==> inputs of build 10 <==
## System
module System(
	clk,
	rst,
	mbed,
	select,
	GreenBlueServoOut,
	RedServoOut,
	BinRecycleServoOut,
	RedBlueServoOut,
	GreenOtherServoOut,
	dispenseBlueLED,
	dispenseComplete,
	dispenseGreenLED,
	dispenseRedLED,
	mainState,
	mbedOutput,
	results,
	sortBlueLED,
	sortComplete,
	sortGreenLED,
	sortRedLED
);
Settings: LEC_CHECK=0, CAP_MARGIN=20, CORE_ASPECT_RATIO=0.93, CORE_MARGIN=2, CORE_UTILIZATION=72, CTS_CLUSTER_DIAMETER=29, CTS_CLUSTER_SIZE=10, HOLD_SLACK_MARGIN=0.29, PLACE_DENSITY_LB_ADDON=0.17, SETUP_SLACK_MARGIN=0.92, SLEW_MARGIN=40; clock period 3.16 ns.
run.sh (not shown) runs the stock make flow with config.mk's settings and CLKGATE_MAP_FILE=.
==> trial 1: changes against build 10 <==
- CORE_ASPECT_RATIO: 0.93 -> unset
- CTS_CLUSTER_DIAMETER: 29 -> unset
- CTS_CLUSTER_SIZE: 10 -> 23
- HOLD_SLACK_MARGIN: 0.29 -> unset
- PLACE_DENSITY_LB_ADDON: 0.17 -> 0.12
- SLEW_MARGIN: 40 -> 20
==> build 45: changes against build 10 <==
- ABC_AREA: unset -> 1
- CORE_ASPECT_RATIO: 0.93 -> 0.5
- CTS_CLUSTER_DIAMETER: 29 -> 298
- CTS_CLUSTER_SIZE: 10 -> 14
- HOLD_SLACK_MARGIN: 0.29 -> unset
- PLACE_DENSITY_LB_ADDON: 0.17 -> 0.21
- SETUP_SLACK_MARGIN: 0.92 -> 0.95
- SLEW_MARGIN: 40 -> 20
==> notes <==
Build 45 finished with timing, DRC and antenna clean. Trial 1 produced a clean layout. Build 10 completed with no timing, DRC or antenna violations.
First-iteration DRC count, lowest first: trial 1, build 10, build 45.
Of trial 1 and build 10, build 10 has the higher clock skew (gap 0.021 ns).
Against build 45, the synthesized cell count of trial 1 is smaller by 22%.
Register-to-register slack, highest first: build 45, trial 1, build 10.
The highest worst setup slack belongs to build 45, the lowest to build 10.
Non-clock buffer count: trial 1 is higher than build 45 (15).
Between trial 1 and build 45, the lower maximum frequency is in trial 1 (gap about 5%, measured against build 45).
Between build 45 and trial 1, the lower global-route usage is in trial 1 (gap 0.31 points).
In trial 1 the routed wire length is smaller than in build 45, by 4.2%.
==> figures <==
Startpoint of the most critical setup path: build 10 mbed[6]; trial 1 mbed[1]; build 45 b2v_inst2.state[1]$_SDFFE_PP0P_
Number of antenna violations at the first check in global routing: build 10 1; trial 1 0; build 45 0
Total placed instance area: build 10 18100 µm²; trial 1 18100 µm²; build 45 19300 µm²
Maximum number of pins on one net before global-route repair: build 10 81; trial 1 78; build 45 107
Chip Area, Yosys: build 10 17600 µm²; trial 1 17600 µm²; build 45 18600 µm²
Layout net count: build 10 2147; trial 1 2120; build 45 2683
Most frequent cell after synthesis: build 10 sky130_fd_sc_hd__dfxtp_1; trial 1 sky130_fd_sc_hd__dfxtp_1; build 45 sky130_fd_sc_hd__nand2_1
Global Route met3 Usage: build 10 6.47%; trial 1 4.34%; build 45 4.55%
Late-Pin Clk Latency: build 10 0.57 ns; trial 1 0.54 ns; build 45 0.52 ns
Nonclk inv count: build 10 96; trial 1 96; build 45 364
Result of the run: build 10 timing/DRC/antenna clean; trial 1 timing/DRC/antenna clean; build 45 timing/DRC/antenna clean
Largest power group: build 10 the clock network; trial 1 sequential cells; build 45 sequential cells
Cell area after synthesis: build 10 17600 µm²; trial 1 17600 µm²; build 45 18600 µm²
Pint: build 10 0.0105 W; trial 1 0.00846 W; build 45 0.00752 W
Hold EP: build 10 b2v_inst3.mbedInput_reg[5]$_SDFFE_PP0P_; trial 1 b2v_inst2.controlSignal[0]$_SDFF_PP0_; build 45 b2v_inst2.results[0]$_SDFF_PP0_
Highest clock rate: build 10 432 MHz; trial 1 441 MHz; build 45 463 MHz
Tap cells: build 10 313; trial 1 324; build 45 344
Top routing layer in use: build 10 met5; trial 1 met4; build 45 met4
Critical R2R Capture: build 10 b2v_inst3.count[12]$_SDFFE_PP0N_; trial 1 b2v_inst3.count[12]$_SDFFE_PP0N_; build 45 b2v_inst2.count[2]$_SDFFE_PP0N_

========
==> wip/quartz: inputs <==
Starting RTL as in the previous note.
==> flow/config.mk <==
export PLATFORM = sky130hd
export DESIGN_NAME = System
export DESIGN_NICKNAME = System
export VERILOG_FILES = /design/flow/design.v
export SDC_FILE = /design/flow/constraint.sdc
export NUM_CORES = 4
export LEC_CHECK = 0
export ABC_AREA = 1
export CAP_MARGIN = 20
export CORE_ASPECT_RATIO = 0.5
export CORE_MARGIN = 2
export CORE_UTILIZATION = 72
export CTS_CLUSTER_DIAMETER = 298
export CTS_CLUSTER_SIZE = 15
export PLACE_DENSITY_LB_ADDON = 0.21
export SETUP_SLACK_MARGIN = 0.95
export SLEW_MARGIN = 20
==> flow/constraint.sdc <==
create_clock -name core_clock -period 3.16 [get_ports {clk}]
set_input_delay 0.6320 -clock core_clock [delete_from_list [all_inputs] [get_ports {clk}]]
set_output_delay 0.6320 -clock core_clock [all_outputs]
set_load 0.01 [all_outputs]
==> wip/zinc: changes against wip/quartz <==
- ABC_AREA: 1 -> 0
- CORE_ASPECT_RATIO: 0.5 -> default
- CTS_CLUSTER_DIAMETER: 298 -> 61
- CTS_CLUSTER_SIZE: 15 -> 14
- HOLD_SLACK_MARGIN: default -> 0.29
- PLACE_DENSITY_LB_ADDON: 0.21 -> 0.12
- SETUP_SLACK_MARGIN: 0.95 -> 0.93
==> comparison table <==
                                                                                      wip/zinc                        wip/quartz
Number of global-route vias before repair                                                13500                             15500
Run status                                                                      finished clean                    finished clean
Floorplan die height                                                                    160 um                            118 um
Most frequent cell after synthesis                                    sky130_fd_sc_hd__dfxtp_1          sky130_fd_sc_hd__nand2_1
Highest attainable clock frequency                                                     455 MHz                           465 MHz
Count of placed standard cells including taps                                             2305                              2910
Area taken by multi-input logic gates                                              0.00900 mm2                       0.00900 mm2
Slowest stage cell, crit path                                          sky130_fd_sc_hd__mux2_2  sky130_fd_sc_hd__clkdlybuf4s50_1
Share of final layout cell area taken by clock buffers and inverters                     5.39%                             3.90%
Worst IR drop on VDD                                                                  0.465 mV                          0.511 mV
Setup repair after global routing missed its margin                                        yes                                no
Area grow syn2layout                                                                     10.6%                             7.64%
Total die area                                                                      0.0256 mm2                        0.0273 mm2
Area figure in the yosys stat output                                                0.0176 mm2                        0.0186 mm2
Mux share                                                                                4.20%                                0%
Post-synthesis share of cell area spent on xor and xnor gates                            7.33%                             2.30%

========
==> inputs of run C <==
Starting RTL as in the previous note.
export LEC_CHECK = 0
export ABC_AREA = 1
export CAP_MARGIN = 20
export CORE_MARGIN = 2
export CORE_UTILIZATION = 72
export CTS_CLUSTER_DIAMETER = 214
export CTS_CLUSTER_SIZE = 14
export HOLD_SLACK_MARGIN = 0.29
export PLACE_DENSITY_LB_ADDON = 0.12
export SETUP_SLACK_MARGIN = 0.93
export SLEW_MARGIN = 20
create_clock -name core_clock -period 3.16 [get_ports {clk}]
==> run X (differences from run C) <==
Settings changed: ABC_AREA 1 to not set, CTS_CLUSTER_DIAMETER 214 to 26, CTS_CLUSTER_SIZE 14 to 10, HOLD_SLACK_MARGIN 0.29 to not set, PLACE_DENSITY_LB_ADDON 0.12 to 0.19, SLEW_MARGIN 20 to 40.
==> run G (differences from run C) <==
Settings changed: ABC_AREA 1 to not set, CTS_CLUSTER_DIAMETER 214 to not set, CTS_CLUSTER_SIZE 14 to 10, PLACE_DENSITY_LB_ADDON 0.12 to 0.17.
==> notes <==
- Fmax: run G is larger than run X (about 10%).
- In synthesized cell count, run X and run G do not differ.
- Clock skew: run X > run G > run C.
- Sequential power is about the same in run G and run C.
- Against run X, the hold slack of run C is better by 37 ps.
- Global-route usage: run G < run C < run X.
- Against run C, the critical path depth of run G is higher by 7.
- Sequential share of layout area: run C is higher than run X (2.3 points).
- The lowest first-iteration DRC count belongs to run G, the highest to run X.
==> figures <==
Number of nets at floorplan: run X 2,088; run C 2,650; run G 2,088
Non-filler instance count after layout: run X 2,483; run C 2,930; run G 2,365
Stages on the worst setup path: run X 7; run C 1; run G 8
Number of buffers other than clock buffers in the final layout: run X 73; run C 44; run G 59
Proportion of cell area occupied by multi-input gates: run X 0.421; run C 0.446; run G 0.459
Wire length of the first global-routing pass: run X 77.9 mm; run C 68.2 mm; run G 63.9 mm
Switching part of the total power: run X 0.237; run C 0.235; run G 0.223
FF-to-FF path depth: run X 7; run C 11; run G 6
Area used by sequential logic in the layout: run X 8030 um2; run C 8010 um2; run G 8020 um2
Nature of the critical path endpoint: run X flip-flop; run C output port; run G flip-flop
Clk slew on worst S/H paths: run X 70 ps; run C 70 ps; run G 50 ps
Net switching power of the design: run X 3.55 mW; run C 2.31 mW; run G 2.32 mW
Filler Cells Inserted: run X 1,097; run C 1,771; run G 1,533
Area of the placeable core: run X 24,100 um2; run C 25,300 um2; run G 24,100 um2
Die Height: run X 160 um; run C 165 um; run G 160 um
Max IR drop VDD: run X 0.711 mV; run C 0.498 mV; run G 0.530 mV
Share of the synthesized area in the top cell type: run X 0.456; run C 0.430; run G 0.456
Status: run X finished clean; run C finished clean; run G finished clean
Worst hold endpoint: run X b2v_inst3.mbedInput_reg[2]; run C b2v_inst2.results[1]; run G b2v_inst2.results[0]
Detailed Routing Iterations Pass 1: run X 9; run C 5; run G 5

========
==> job 147 <==
Starting RTL as in the previous note.
make LEC_CHECK=0 CAP_MARGIN=0 CELL_PAD_IN_SITES_DETAIL_PLACEMENT=0 CELL_PAD_IN_SITES_GLOBAL_PLACEMENT=2 CORE_MARGIN=4 CORE_UTILIZATION=41 CTS_CLUSTER_DIAMETER=45 GPL_TIMING_DRIVEN=1 PLACE_DENSITY_LB_ADDON=0.21 SLEW_MARGIN=0 finish   # period 3.98 ns
==> job 5586: changes against job 147 <==
==> flow/config.mk (replaced) <==
export PLATFORM = sky130hd
export DESIGN_NAME = System
export DESIGN_NICKNAME = System
export VERILOG_FILES = /design/flow/design.v
export SDC_FILE = /design/flow/constraint.sdc
export NUM_CORES = 4
export LEC_CHECK = 0
export CAP_MARGIN = 20
export CORE_MARGIN = 2
export CORE_UTILIZATION = 70
export SETUP_SLACK_MARGIN = 0.01
export SLEW_MARGIN = 20
==> flow/constraint.sdc (replaced) <==
create_clock -name core_clock -period 3.16 [get_ports {clk}]
set_input_delay 0.6320 -clock core_clock [delete_from_list [all_inputs] [get_ports {clk}]]
set_output_delay 0.6320 -clock core_clock [all_outputs]
set_load 0.01 [all_outputs]
==> job 7522: changes against job 147 <==
==> flow/config.mk (replaced) <==
export PLATFORM = sky130hd
export DESIGN_NAME = System
export DESIGN_NICKNAME = System
export VERILOG_FILES = /design/flow/design.v
export SDC_FILE = /design/flow/constraint.sdc
export NUM_CORES = 4
export LEC_CHECK = 0
export ABC_AREA = 1
export CAP_MARGIN = 20
export CORE_MARGIN = 2
export CORE_UTILIZATION = 72
export SLEW_MARGIN = 20
==> flow/constraint.sdc (replaced) <==
create_clock -name core_clock -period 5.27 [get_ports {clk}]
set_input_delay 1.0540 -clock core_clock [delete_from_list [all_inputs] [get_ports {clk}]]
set_output_delay 1.0540 -clock core_clock [all_outputs]
set_load 0.01 [all_outputs]
==> results <==
item                                                                    job 5586                 job 7522                  job 147
Result of the run                                        complete, no violations  complete, no violations  complete, no violations
Number of vias in the routed layout                                        13.7k                    16.6k                    13.4k
Power share of the sequential group                                        47.4%                    48.5%                    42.7%
Number of buffers outside the clock class in the layout                       55                       36                       47
Final clock-cell share                                                     7.64%                    6.64%                    9.82%
Count of multi-input gates                                                  1432                     1754                     1432
Leakage component of the power                                           7.62 nW                  8.41 nW                  7.80 nW
Biggest consumer                                                           clock                registers                    clock
Total Power                                                             0.0111 W                0.00654 W                0.00978 W
Worst Reg-to-Reg Cells                                                         6                        5                        6
Number of CTS-inserted buffers                                                41                       41                       56
Met1 capacity usage during global routing                                  35.8%                    36.4%                    22.8%
Floorplan die width                                                       162 um                   165 um                   215 um
Number of DRC markers in iteration 0                                         918                     1440                      653

========
==> inputs of nickel <==
Starting RTL as in the previous note.
Design System, start of the top module:
module System(
	clk,
	rst,
	mbed,
	select,
	GreenBlueServoOut,
	RedServoOut,
	BinRecycleServoOut,
	RedBlueServoOut,
	GreenOtherServoOut,
	dispenseBlueLED,
	dispenseComplete,
	dispenseGreenLED,
	dispenseRedLED,
	mainState,
	mbedOutput,
	results,
	sortBlueLED,
	sortComplete,
	sortGreenLED,
	sortRedLED
);
==> flow/config.mk <==
export PLATFORM = sky130hd
export DESIGN_NAME = System
export DESIGN_NICKNAME = System
export VERILOG_FILES = /design/flow/design.v
export SDC_FILE = /design/flow/constraint.sdc
export NUM_CORES = 4
export LEC_CHECK = 0
export CAP_MARGIN = 20
export CELL_PAD_IN_SITES_DETAIL_PLACEMENT = 2
export CELL_PAD_IN_SITES_GLOBAL_PLACEMENT = 2
export CORE_MARGIN = 7
export CORE_UTILIZATION = 57
export CTS_CLUSTER_DIAMETER = 261
export MIN_ROUTING_LAYER = met1
export PLACE_DENSITY_LB_ADDON = 0.2
export SLEW_MARGIN = 20
==> flow/constraint.sdc <==
create_clock -name core_clock -period 4.81 [get_ports {clk}]
set_input_delay 0.9620 -clock core_clock [delete_from_list [all_inputs] [get_ports {clk}]]
set_output_delay 0.9620 -clock core_clock [all_outputs]
set_load 0.01 [all_outputs]
==> yarrow (differences from nickel) <==
CELL_PAD_IN_SITES_DETAIL_PLACEMENT = not set   (was 2)
CELL_PAD_IN_SITES_GLOBAL_PLACEMENT = not set   (was 2)
CORE_MARGIN = 2   (was 7)
CORE_UTILIZATION = 35   (was 57)
CTS_CLUSTER_DIAMETER = not set   (was 261)
MIN_ROUTING_LAYER = not set   (was met1)
PLACE_DENSITY_LB_ADDON = not set   (was 0.2)
==> flow/constraint.sdc (replaced) <==
create_clock -name core_clock -period 5.68 [get_ports {clk}]
set_input_delay 1.1360 -clock core_clock [delete_from_list [all_inputs] [get_ports {clk}]]
set_output_delay 1.1360 -clock core_clock [all_outputs]
set_load 0.01 [all_outputs]
==> impl_metrics.tcl <==
# flow metrics
set metrics [dict create \
    die-area_sq_um 35900 \
    outcome "stopped before the end" \
    lastStage "global placement without I/O (3_1_place_gp_skip_io)" \
    error "[ERROR FLW-0024] Place density exceeds 1.0 (current PLACE_DENSITY_LB_ADDON =  0.2). Please check if the value of  PLACE_DENSITY_LB_ADDON is between 0 and 0.99." \
    die_w_um 189 \
    synth-xor-area-share 0.0733 \
    initial_utilization 0.577 \
    core-area_sq_um 30400 \
]
# the run above: nickel

==> impl_metrics.tcl <==
# place-and-route summary
set metrics [dict create \
    insertion_delay_ns 0.56 \
    seq_power_w 0.00292 \
    p_leak_nw 7.52 \
    outcome "complete, no violations" \
    switching_share 0.220 \
    die-area_sq_um 52000 \
    setup.worst_path.start "select[0]" \
    yosys-stat-area_sq_um 17600 \
    met3_usage 0.0246 \
    core-area_sq_um 49900 \
    buf_share 0.0199 \
    hold_violations 0 \
    synth-edff-count 0 \
    die_w_um 228 \
    slew_headroom 0.336 \
    fmax_ghz 0.246 \
    synth-xor-area-share 0.0733 \
]
# the run above: yarrow


========
==> 07-24 <==
Starting RTL as in the previous note.
## System
module System(
	clk,
	rst,
	mbed,
	select,
	GreenBlueServoOut,
	RedServoOut,
	BinRecycleServoOut,
	RedBlueServoOut,
	GreenOtherServoOut,
	dispenseBlueLED,
	dispenseComplete,
	dispenseGreenLED,
	dispenseRedLED,
	mainState,
	mbedOutput,
	results,
	sortBlueLED,
	sortComplete,
	sortGreenLED,
	sortRedLED
);
export LEC_CHECK = 0
export ABC_AREA = 1
export CAP_MARGIN = 0
export CORE_ASPECT_RATIO = 0.5
export CORE_MARGIN = 2
export CORE_UTILIZATION = 72
export CTS_CLUSTER_DIAMETER = 298
export CTS_CLUSTER_SIZE = 14
export PLACE_DENSITY_LB_ADDON = 0.19
export SETUP_SLACK_MARGIN = 0.95
export SLEW_MARGIN = 20
create_clock -name core_clock -period 3.16 [get_ports {clk}]
==> inputs of 06-20, as changes to 07-24 <==
==> flow/config.mk (replaced) <==
export PLATFORM = sky130hd
export DESIGN_NAME = System
export DESIGN_NICKNAME = System
export VERILOG_FILES = /design/flow/design.v
export SDC_FILE = /design/flow/constraint.sdc
export NUM_CORES = 4
export LEC_CHECK = 0
export ABC_AREA = 1
export CAP_MARGIN = 20
export CORE_MARGIN = 2
export CORE_UTILIZATION = 72
export SLEW_MARGIN = 20
==> flow/constraint.sdc (replaced) <==
create_clock -name core_clock -period 12.1 [get_ports {clk}]
set_input_delay 2.4200 -clock core_clock [delete_from_list [all_inputs] [get_ports {clk}]]
set_output_delay 2.4200 -clock core_clock [all_outputs]
set_load 0.01 [all_outputs]
==> results <==
metric                                                                          06-20                            07-24
Result of the run                                             complete, no violations          complete, no violations
Total area of multi-input combinational cells                                8990 um2                         9000 um2
Met2 WL                                                                     19,500 um                        18,600 um
Combinational power share                                                        6.6%                             7.6%
Total area of sequential cells                                               8010 um2                         8020 um2
Pin count of the biggest net entering global routing                               79                              110
Wire length of the first global-routing pass                                68,300 um                        69,300 um
Power Sequential                                                              1.38 mW                          5.29 mW
Die ar.                                                                    27,200 um2                       27,300 um2
CP peak stage delay                                                            750 ps                           570 ps
Start point of the worst min-delay path               b2v_inst3.recieved$_SDFFE_PP0P_  b2v_inst2.received$_SDFFE_PP0P_
Chip Height                                                                    165 um                           118 um
Horizontal die size                                                            165 um                           232 um
Peak supply drop                                                               142 uV                           322 uV
Post-layout power                                                             2.88 mW                          9.77 mW
Power figures rest on the tool's default switching activity, not on a simulated workload.
